// exponent_multiplier
module exponent_multiplier (
    i_clk, i_rst_n,
    i_load, i_start, i_select,
    i_A, i_B,
    o_done, led_select, o_P,
	seg_i_A_ten, seg_i_A_unit, 
	seg_i_B_ten, seg_i_B_unit, 
	seg_o_P_thousand, seg_o_P_hundred, seg_o_P_ten, seg_o_P_unit
);
clock: 82.1 ns
lec_check: 0
cap_margin: 10
core_aspect_ratio: 1.76
core_margin: 8
core_utilization: 54
cts_cluster_diameter: 191
cts_cluster_size: 95
hold_slack_margin: 0.06
min_routing_layer: met1
setup_slack_margin: 0.44
slew_margin: 20
tns_end_percent: 25
run.sh (not shown) runs the stock make flow with config.mk's settings and CLKGATE_MAP_FILE=.
==> next run, changes <==
CORE_ASPECT_RATIO = 1.45   (was 1.76)
CORE_UTILIZATION = 26   (was 54)
SETUP_SLACK_MARGIN = not set   (was 0.44)
The new run went through all stages and came out clean.
Area after synthesis is unchanged.
Non-clock buffer count falls by 5.
Sequential cell count does not change.
Clock-buffer cell count went up by 1.
Die area increases by well over a third.
==> next run, changes <==
CAP_MARGIN = 5   (was 10)
CORE_MARGIN = 2   (was 8)
CORE_UTILIZATION = 72   (was 26)
CTS_CLUSTER_DIAMETER = not set   (was 191)
CTS_CLUSTER_SIZE = not set   (was 95)
HOLD_SLACK_MARGIN = not set   (was 0.06)
PLACE_DENSITY = 0.61   (was not set)
SETUP_SLACK_MARGIN = 5.0   (was not set)
clock period = 49.6 ns   (was 82.1 ns; I/O delays follow)
What happened:
- With this change the flow stopped in global routing (GRT-0232)
- synthesized area is unchanged
- synthesized cell count stays the same
- die area falls by 66%
==> next run, changes <==
CTS_CLUSTER_SIZE = 90   (was not set)
PLACE_DENSITY = 0.63   (was 0.61)
SETUP_SLACK_MARGIN = 0.3   (was 5.0)
=> This time the run completed with no timing, DRC or antenna violations. Die area stays the same. Synthesized cell count does not change. Area after synthesis is unchanged.


exponent_multiplier again, from the RTL that the note above started with.
make LEC_CHECK=0 ABC_AREA=1 CAP_MARGIN=20 CORE_MARGIN=2 CORE_UTILIZATION=58 CTS_CLUSTER_DIAMETER=227 PLACE_DENSITY=0.35 SLEW_MARGIN=20 finish   # period 27.2 ns
The first run ran to the end with violations: setup timing.
Edit:
- ABC_AREA: 1 -> unset
- CORE_UTILIZATION: 58 -> 40
- CTS_CLUSTER_DIAMETER: 227 -> unset
- PLACE_DENSITY: 0.35 -> 0.6
- clock period: 27.2 -> 50.0 ns (I/O delays scaled with it)
The changed run completed with no timing, DRC or antenna violations. Count of clock-buffer cells in the layout is unchanged. Synthesized area falls by 0.87%. Routed wire length fell by 16%. Design area went down by 29%.
Edit:
- ABC_AREA: unset -> 1
- CTS_CLUSTER_SIZE: unset -> 16
- PLACE_DENSITY: 0.6 -> 0.95
With this change the flow ended with an error in global routing (GRT-0232); die area went up by 0.87%; synthesized area went up by about 0.9%; synthesized cell count went up by 24%.
Edit:
- CTS_CLUSTER_DIAMETER: unset -> 232
- CTS_CLUSTER_SIZE: 16 -> unset
- MIN_ROUTING_LAYER: unset -> met2
- PLACE_DENSITY: 0.95 -> 0.6
With this change the flow completed and failed the layout checks on setup timing.
Area after synthesis stays the same.
Synthesized cell count is unchanged.
Die size does not change.


## raven
exponent_multiplier again, from the RTL that the note above started with.
make LEC_CHECK=0 CAP_MARGIN=15 CELL_PAD_IN_SITES_GLOBAL_PLACEMENT=1 CORE_ASPECT_RATIO=1.12 CORE_MARGIN=5 CORE_UTILIZATION=65 CTS_CLUSTER_DIAMETER=224 GPL_TIMING_DRIVEN=0 MIN_ROUTING_LAYER=met1 PLACE_DENSITY=0.84 SETUP_SLACK_MARGIN=5.0 SLEW_MARGIN=20 TNS_END_PERCENT=25 finish   # period 82.1 ns
raven never completed, since it errored out during 3_1_place_gp_skip_io.
#### Input delta (quartz over raven)
# raven
export LEC_CHECK = 0
export CAP_MARGIN = 15
export CELL_PAD_IN_SITES_GLOBAL_PLACEMENT = 1
export CORE_ASPECT_RATIO = 1.12
export CORE_MARGIN = 5
export CORE_UTILIZATION = 65
export CTS_CLUSTER_DIAMETER = 224
export GPL_TIMING_DRIVEN = 0
export MIN_ROUTING_LAYER = met1
export PLACE_DENSITY = 0.84
export SETUP_SLACK_MARGIN = 5.0
export SLEW_MARGIN = 20
export TNS_END_PERCENT = 25
create_clock -name core_clock -period 82.1 [get_ports {i_clk}]
# quartz
export LEC_CHECK = 0
export CAP_MARGIN = 10
export CORE_ASPECT_RATIO = 1.45
export CORE_MARGIN = 2
export CORE_UTILIZATION = 72
export CTS_CLUSTER_DIAMETER = 230
export CTS_CLUSTER_SIZE = 50
export MIN_ROUTING_LAYER = met1
export SETUP_SLACK_MARGIN = 5.0
export SLEW_MARGIN = 20
export TNS_END_PERCENT = 25
create_clock -name core_clock -period 47.8 [get_ports {i_clk}]
==> comparison <==
| row count | quartz vs raven | 8.3% higher |
quartz: it failed during 5_1_grt, and the tool reported GRT-0232.
Going from raven to quartz, synthesized instance count saw little to no change, die width saw a decrease.
From raven to quartz the numbers moved as follows: portion of the post-synthesis area used by sequential elements neither gained nor lost much, flip-flop and latch count after synthesis neither gained nor lost much, synthesized chip area reported by yosys neither gained nor lost much, initial cell density of the core picked up an extra 6.9 points.
Against raven, quartz reports a core box area that is lower.
As of quartz, vertical die size had risen by a few percent compared to raven.
Re synthesized area divided by synthesized cell count: no difference whatsoever between raven and quartz.
[quartz vs raven] total die size: lower in quartz
### quartz -> tundra
# quartz
export LEC_CHECK = 0
export CAP_MARGIN = 10
export CORE_ASPECT_RATIO = 1.45
export CORE_MARGIN = 2
export CORE_UTILIZATION = 72
export CTS_CLUSTER_DIAMETER = 230
export CTS_CLUSTER_SIZE = 50
export MIN_ROUTING_LAYER = met1
export SETUP_SLACK_MARGIN = 5.0
export SLEW_MARGIN = 20
export TNS_END_PERCENT = 25
create_clock -name core_clock -period 47.8 [get_ports {i_clk}]
# tundra
export LEC_CHECK = 0
export CAP_MARGIN = 10
export CORE_ASPECT_RATIO = 1.45
export CORE_MARGIN = 2
export CORE_UTILIZATION = 66
export CTS_CLUSTER_SIZE = 90
export MAX_ROUTING_LAYER = met4
export MIN_ROUTING_LAYER = met1
export SETUP_SLACK_MARGIN = 5.0
export SLEW_MARGIN = 20
export TNS_END_PERCENT = 25
create_clock -name core_clock -period 47.8 [get_ports {i_clk}]
### Flow results
Not one of quartz and tundra finished clean. Stage in which a tool error killed quartz: 5_1_grt. No crash in tundra: every stage finished, but the layout fails its final checks due to max-capacitance violations, max-slew violations. Post-synthesis cell area across quartz and tundra: no real change. Compared with quartz, in tundra post-CTS setup-driven buffer insertion count rose by 6; total core area now larger. tundra vs. quartz: final weighted congestion of routability-driven global placement went down by 0.020. quartz → tundra: detailed-placement wirelength estimate went up by 4400 um; total die size went up by about 9%; worst-case setup slack after placement went up by 0.87 ns; count of cells resized by post-cts repair went up by 31; clock buffer count from CTS was more or less identical.
--- input diff tundra..maple ---
# tundra
export LEC_CHECK = 0
export CAP_MARGIN = 10
export CORE_ASPECT_RATIO = 1.45
export CORE_MARGIN = 2
export CORE_UTILIZATION = 66
export CTS_CLUSTER_SIZE = 90
export MAX_ROUTING_LAYER = met4
export MIN_ROUTING_LAYER = met1
export SETUP_SLACK_MARGIN = 5.0
export SLEW_MARGIN = 20
export TNS_END_PERCENT = 25
create_clock -name core_clock -period 47.8 [get_ports {i_clk}]
# maple
export LEC_CHECK = 0
export ABC_AREA = 1
export CAP_MARGIN = 10
export CORE_ASPECT_RATIO = 1.45
export CORE_MARGIN = 2
export CORE_UTILIZATION = 70
export CTS_CLUSTER_DIAMETER = 207
export CTS_CLUSTER_SIZE = 22
export MAX_ROUTING_LAYER = met4
export MIN_ROUTING_LAYER = met1
export SETUP_SLACK_MARGIN = 1.01
export SLEW_MARGIN = 20
export TNS_END_PERCENT = 25
create_clock -name core_clock -period 47.8 [get_ports {i_clk}]
Results
- What the final checks of tundra revealed, after a flow that finished every stage, was a layout that fails on max-capacitance violations, max-slew violations.
- maple: aborted in 5_1_grt (tool error)
- Die size improves in maple relative to tundra.
- Between tundra and maple, the synthesized area divided by synthesized cell count is lower for maple.
- Compared with tundra, maple shows a synthesized area that is 0.88% higher.
### maple -> pepper
# maple
export LEC_CHECK = 0
export ABC_AREA = 1
export CAP_MARGIN = 10
export CORE_ASPECT_RATIO = 1.45
export CORE_MARGIN = 2
export CORE_UTILIZATION = 70
export CTS_CLUSTER_DIAMETER = 207
export CTS_CLUSTER_SIZE = 22
export MAX_ROUTING_LAYER = met4
export MIN_ROUTING_LAYER = met1
export SETUP_SLACK_MARGIN = 1.01
export SLEW_MARGIN = 20
export TNS_END_PERCENT = 25
create_clock -name core_clock -period 47.8 [get_ports {i_clk}]
# pepper
export LEC_CHECK = 0
export CAP_MARGIN = 10
export CORE_ASPECT_RATIO = 1.45
export CORE_MARGIN = 2
export CORE_UTILIZATION = 58
export MIN_ROUTING_LAYER = met1
export SETUP_SLACK_MARGIN = 5.0
export SLEW_MARGIN = 20
export TNS_END_PERCENT = 25
create_clock -name core_clock -period 47.8 [get_ports {i_clk}]
### Flow results
- No stage failed in pepper, and the final checks on the layout all came back clean.
- pepper — core utilization before placement 12 points lower, maple as reference
- pepper against maple: instance area at placement shows a reduction of about 12%, total standard cell area after synthesis shows a reduction of 350 um^2.
[inputs] harbor vs pepper
# pepper
export LEC_CHECK = 0
export CAP_MARGIN = 10
export CORE_ASPECT_RATIO = 1.45
export CORE_MARGIN = 2
export CORE_UTILIZATION = 58
export MIN_ROUTING_LAYER = met1
export SETUP_SLACK_MARGIN = 5.0
export SLEW_MARGIN = 20
export TNS_END_PERCENT = 25
create_clock -name core_clock -period 47.8 [get_ports {i_clk}]
# harbor
export LEC_CHECK = 0
export ABC_AREA = 1
export CAP_MARGIN = 10
export CORE_ASPECT_RATIO = 0.91
export CORE_MARGIN = 2
export CORE_UTILIZATION = 66
export CTS_CLUSTER_DIAMETER = 227
export CTS_CLUSTER_SIZE = 90
export MAX_ROUTING_LAYER = met4
export MIN_ROUTING_LAYER = met1
export SETUP_SLACK_MARGIN = 5.0
export SLEW_MARGIN = 20
export TNS_END_PERCENT = 25
create_clock -name core_clock -period 47.8 [get_ports {i_clk}]
[summary]
harbor -> stages 100% | layout checks FAIL | negative setup slack
Vias: harbor below pepper
pepper → harbor: die size now smaller, non-clock buffer count now smaller, count of inverters not on the clock network in the layout now larger, required time of the critical path comparable, fmax now smaller.
harbor against pepper.
harbor reports its uppermost layer routed as met4 while pepper reports met5.
After synthesis and placement, the instance count of harbor is above that of pepper.
Of the two candidates, pepper has the worse post-route cell area and harbor the better one.
In the flow results for pepper and harbor, the accumulated negative setup slack is larger on pepper.
